==> inputs of sierra <==
==> flow/design.v (excerpt) <==
module mac_unit(input clk,en,clr,
                input [15:0]a,b,
                output [39:0]c);
Settings: LEC_CHECK=0, CAP_MARGIN=5, CORE_MARGIN=2, CORE_UTILIZATION=68, CTS_CLUSTER_DIAMETER=29, CTS_CLUSTER_SIZE=86, HOLD_SLACK_MARGIN=-0.09, MAX_ROUTING_LAYER=met4, SETUP_SLACK_MARGIN=1.23, SLEW_MARGIN=20; clock period 9.96 ns.
run.sh (not shown) runs the stock make flow with config.mk's settings and CLKGATE_MAP_FILE=.
==> maple: changes against sierra <==
==> flow/config.mk (replaced) <==
export PLATFORM = sky130hd
export DESIGN_NAME = mac_unit
export DESIGN_NICKNAME = mac_unit
export VERILOG_FILES = /design/flow/design.v
export SDC_FILE = /design/flow/constraint.sdc
export NUM_CORES = 4
export LEC_CHECK = 0
export ABC_AREA = 1
export CAP_MARGIN = 20
export CORE_MARGIN = 2
export CORE_UTILIZATION = 70
export SETUP_SLACK_MARGIN = 2.37
export SLEW_MARGIN = 20
==> flow/constraint.sdc (replaced) <==
create_clock -name core_clock -period 13.6 [get_ports {clk}]
set_input_delay 2.7200 -clock core_clock [delete_from_list [all_inputs] [get_ports {clk}]]
set_output_delay 2.7200 -clock core_clock [all_outputs]
set_load 0.01 [all_outputs]
==> onyx: changes against sierra <==
==> flow/config.mk (replaced) <==
export PLATFORM = sky130hd
export DESIGN_NAME = mac_unit
export DESIGN_NICKNAME = mac_unit
export VERILOG_FILES = /design/flow/design.v
export SDC_FILE = /design/flow/constraint.sdc
export NUM_CORES = 4
export LEC_CHECK = 0
export CAP_MARGIN = 20
export CORE_MARGIN = 2
export CORE_UTILIZATION = 40
export SLEW_MARGIN = 20
==> flow/constraint.sdc (replaced) <==
create_clock -name core_clock -period 13.5 [get_ports {clk}]
set_input_delay 2.7000 -clock core_clock [delete_from_list [all_inputs] [get_ports {clk}]]
set_output_delay 2.7000 -clock core_clock [all_outputs]
set_load 0.01 [all_outputs]
==> out/results.ini <==
[run_status]
result_of_the_run = complete, no violations

[floorplan]
die_area_sq_um = 25800
row_count = 57

[worst_setup_path]
cp_max_fo = 4

[cells_and_area]
signal_buffers = 117

[final_timing]
finalCritPeriodShare = 0.985

[job]
stage_log_warnings = 31

Source of the figures above: maple

==> out/results.ini <==
[final_timing]
finalSetupViolCount = 23
finalCritPeriodShare = 1.31
final_critical_path_setup_slack_ns = -3.09

[floorplan]
row_count = 55

[run_status]
result_of_the_run = complete, but fails checks
failed_checks = negative setup slack

Source of the figures above: sierra

==> out/results.ini <==
[run_status]
result_of_the_run = complete, no violations

[drt]
ant_nets = 0
diode_insertion_count_for_antenna_repair = 0

[worst_setup_path]
cp_max_fo = 2
startpoint_type = flip-flop

[floorplan]
die_area_sq_um = 40600
row_count = 72

[cells_and_area]
layout.cell_area.non_filler_sq_um = 18100

[final_timing]
fmaxAchievable_ghz = 0.0747
finalSetupViolCount = 0

[job]
stage_log_warnings = 27

[yosys]
synth.comb.largest_family = adder cells
synth_stat.cells = 1571

Source of the figures above: onyx


---

==> exp/fjord: inputs <==
Starting RTL as in the previous note.
make LEC_CHECK=0 CAP_MARGIN=20 CORE_MARGIN=2 CORE_UTILIZATION=65 CTS_CLUSTER_SIZE=86 SETUP_SLACK_MARGIN=0.15 SLEW_MARGIN=20 finish   # period 9.96 ns
==> exp/zinc: changes against exp/fjord <==
- CORE_UTILIZATION: 65 -> 41
- CTS_CLUSTER_SIZE: 86 -> default
- GPL_ROUTABILITY_DRIVEN: default -> 0
- MAX_ROUTING_LAYER: default -> met4
- PLACE_DENSITY_LB_ADDON: default -> 0.11
- SETUP_SLACK_MARGIN: 0.15 -> 2.69
==> flow/constraint.sdc (replaced) <==
create_clock -name core_clock -period 18.0 [get_ports {clk}]
set_input_delay 3.6000 -clock core_clock [delete_from_list [all_inputs] [get_ports {clk}]]
set_output_delay 3.6000 -clock core_clock [all_outputs]
set_load 0.01 [all_outputs]
==> exp/amber: changes against exp/fjord <==
- CAP_MARGIN: 20 -> 5
- CORE_ASPECT_RATIO: default -> 1.05
- CORE_UTILIZATION: 65 -> 44
- CTS_CLUSTER_SIZE: 86 -> 16
- GPL_ROUTABILITY_DRIVEN: default -> 0
- SETUP_SLACK_MARGIN: 0.15 -> default
- SLEW_MARGIN: 20 -> 40
==> flow/constraint.sdc (replaced) <==
create_clock -name core_clock -period 13.5 [get_ports {clk}]
set_input_delay 2.7000 -clock core_clock [delete_from_list [all_inputs] [get_ports {clk}]]
set_output_delay 2.7000 -clock core_clock [all_outputs]
set_load 0.01 [all_outputs]
==> exp/violet: changes against exp/fjord <==
- ABC_AREA: default -> 1
- CORE_UTILIZATION: 65 -> 70
- CTS_CLUSTER_DIAMETER: default -> 106
- CTS_CLUSTER_SIZE: 86 -> default
- SETUP_SLACK_MARGIN: 0.15 -> -0.71
==> flow/constraint.sdc (replaced) <==
create_clock -name core_clock -period 11.7 [get_ports {clk}]
set_input_delay 2.3400 -clock core_clock [delete_from_list [all_inputs] [get_ports {clk}]]
set_output_delay 2.3400 -clock core_clock [all_outputs]
set_load 0.01 [all_outputs]
==> metrics.yaml <==
outcome:
  status: "finished with violations"
  so_faults: "negative setup slack"
worst_hold_path:
  min_from: "m1.m3.clk_a[2]$_DFF_P_"
critical_path:
  slowest_stage: "fa_1"
sta:
  finalSetupViolCount: 18
  worst_slack_ns: -1.57
drt:
  route.met2.wl_um: 21900
The numbers above come from exp/violet.

==> metrics.yaml <==
critical_path:
  slowest_stage: "dfxtp_1"
worst_hold_path:
  min_from: "m1.m1.mu3.clk_b[3]$_DFF_P_"
sta:
  worst_slack_ns: 3.68
outcome:
  status: "finished clean"
drt:
  route.met2.wl_um: 14500
The numbers above come from exp/zinc.

==> metrics.yaml <==
cells_and_area:
  design_area_um2: 17900
  dominant_cells: "logic gates"
sta:
  finalSetupViolCount: 0
  worst_slack_ns: 0.333
synthesis:
  syn_avg_cell_area_um2: 9.93
drt:
  route.met2.wl_um: 14700
outcome:
  status: "finished clean"
worst_hold_path:
  min_from: "m1.m4.mu4.clk_a[1]$_DFF_P_"
The numbers above come from exp/amber.

==> metrics.yaml <==
sta:
  worst_slack_ns: -3.19
  finalSetupViolCount: 24
outcome:
  so_faults: "negative setup slack"
  status: "finished with violations"
worst_hold_path:
  min_from: "m1.m3.clk_a[7]$_DFF_P_"
The numbers above come from exp/fjord.


---

==> run a: inputs <==
Starting RTL as in the previous note.
// mac_unit
module mac_unit(input clk,en,clr,
                input [15:0]a,b,
                output [39:0]c);
wire [31:0]temp1;
mul_16x16 m1(clk,a,b,temp1);
accumulator a1(clk,en,clr,temp1,c);
endmodule
export LEC_CHECK = 0
export ABC_AREA = 1
export CAP_MARGIN = 40
export CORE_MARGIN = 2
export CORE_UTILIZATION = 72
export CTS_CLUSTER_DIAMETER = 106
export PLACE_DENSITY_LB_ADDON = 0.01
export SETUP_SLACK_MARGIN = -0.71
export SLEW_MARGIN = 20
create_clock -name core_clock -period 11.5 [get_ports {clk}]
==> run b (differences from run a) <==
ABC_AREA = default   (was 1)
CAP_MARGIN = 5   (was 40)
CORE_UTILIZATION = 65   (was 72)
CTS_CLUSTER_DIAMETER = 29   (was 106)
CTS_CLUSTER_SIZE = 86   (was default)
PLACE_DENSITY_LB_ADDON = default   (was 0.01)
SETUP_SLACK_MARGIN = 1.23   (was -0.71)
==> flow/constraint.sdc (replaced) <==
create_clock -name core_clock -period 9.96 [get_ports {clk}]
set_input_delay 1.9920 -clock core_clock [delete_from_list [all_inputs] [get_ports {clk}]]
set_output_delay 1.9920 -clock core_clock [all_outputs]
set_load 0.01 [all_outputs]
==> run summary <==
Latest figures from synthesis and place and route.

The run finished, with violations left. The final worst-path setup slack is -1940 ps. The count of endpoints failing setup in the final report is 19.

The report lists the violated layout checks as setup timing. The clock slew seen by the registers of the worst setup and hold paths is 90 ps.

The met3 wire length is 3880 um. The synthesis report lists the most area-consuming cells as sky130_fd_sc_hd__fa_1 23%, sky130_fd_sc_hd__dfxtp_1 20%, sky130_fd_sc_hd__ha_1 19%, sky130_fd_sc_hd__inv_1 15%, sky130_fd_sc_hd__nand2_1 11%. On met3, the global router reports a usage of 8.19%. The final RePlAce weighted congestion is 0.942. The adder-cell share of the synthesized area is 41.8%. Data on the critical path arrives at its endpoint at 13780 ps.
the above is filed under run a

==> run summary <==
Latest figures from synthesis and place and route.

The run finished, with violations left. Failing layout checks were recorded as setup timing. The critical path in the final layout is reported with a setup slack of -3190 ps. After clock tree synthesis, the clock-pin slew on the worst setup and hold paths is 80 ps. The total via count in the routed design is 10.9k.

The flip-flop and latch count after synthesis is 168. Endpoints with negative setup slack in the final report add up to 23. The worst slack at placement is -3120 ps. The global routing met3 resource utilization is 3.40%. The tally of buffers added on design ports is 74. Per the detail_route report, vias per standard cell equal 5.27. Summing the areas of all fa, ha and maj instances in the mapped netlist gives 46.1% of the synthesized area.

The met3 wire length is 1050 um. The number of pins with negative max-slew slack in the final report is 0. The data arrival time reported for the critical path is 13480 ps. The final RePlAce weighted congestion is 0.871. The number of antenna violations at the first check in global routing is 0. The minimum clock period after layout is 13150 ps. After synthesis, the cell types taking the most area are sky130_fd_sc_hd__fa_1 25%, sky130_fd_sc_hd__dfxtp_1 22%, sky130_fd_sc_hd__ha_1 21%, sky130_fd_sc_hd__and2_1 9.8%, sky130_fd_sc_hd__inv_1 7.5%.
the above is filed under run b


---

==> inputs of run R <==
mac_unit again, from the RTL that the note above started with.
export LEC_CHECK = 0
export ABC_AREA = 1
export CAP_MARGIN = 0
export CORE_MARGIN = 2
export CORE_UTILIZATION = 72
export CTS_CLUSTER_DIAMETER = 106
export CTS_CLUSTER_SIZE = 79
export PLACE_DENSITY = 0.64
export SETUP_SLACK_MARGIN = -0.71
export SLEW_MARGIN = 40
create_clock -name core_clock -period 11.5 [get_ports {clk}]
==> run C: changes against run R <==
- CAP_MARGIN: 0 -> 20
- CORE_ASPECT_RATIO: default -> 0.5
- CTS_CLUSTER_DIAMETER: 106 -> 400
- CTS_CLUSTER_SIZE: 79 -> 98
- PLACE_DENSITY: 0.64 -> default
- SETUP_SLACK_MARGIN: -0.71 -> 1.54
- SLEW_MARGIN: 40 -> 20
==> flow/constraint.sdc (replaced) <==
create_clock -name core_clock -period 6.57 [get_ports {clk}]
set_input_delay 1.3140 -clock core_clock [delete_from_list [all_inputs] [get_ports {clk}]]
set_output_delay 1.3140 -clock core_clock [all_outputs]
set_load 0.01 [all_outputs]
==> results_slide.txt <==
Implementation Results

Timing
  • Slew headroom: approximately 53%
  • Setup violators final: 31
  • Setup ws final: -7.06 ns

Status
  • SO Viols: setup timing
  • Status: finished with violations

Setup path
  • R2r endpoint: a1.acc[36]
  • CP Buf/Inv Count: 8

Clocking
  • # resized after CTS: ~60

Global route
  • Vias in the first global route: between 15000 and 20000
  • GR Util All Layers: a little over two fifths

Cells and area
  • Clock buf/inv share: under 10%
(the above is from run C)
==> results_slide.txt <==
Implementation Results

Status
  • Status: finished with violations
  • SO Viols: setup timing

Setup path
  • CP Buf/Inv Count: 9
  • R2r endpoint: a1.acc[33]

Clocking
  • # resized after CTS: between 40 and 50

Cells and area
  • Clock buf/inv share: roughly 3.2%
  • Comb/total area: 58.4%

Timing
  • Setup violators final: 19
  • Worst-Margin Slew: just over 0.8 ns
  • Setup ws final: -1.73 ns

Global route
  • M2 GR Usage: a little under 70%
(the above is from run R)
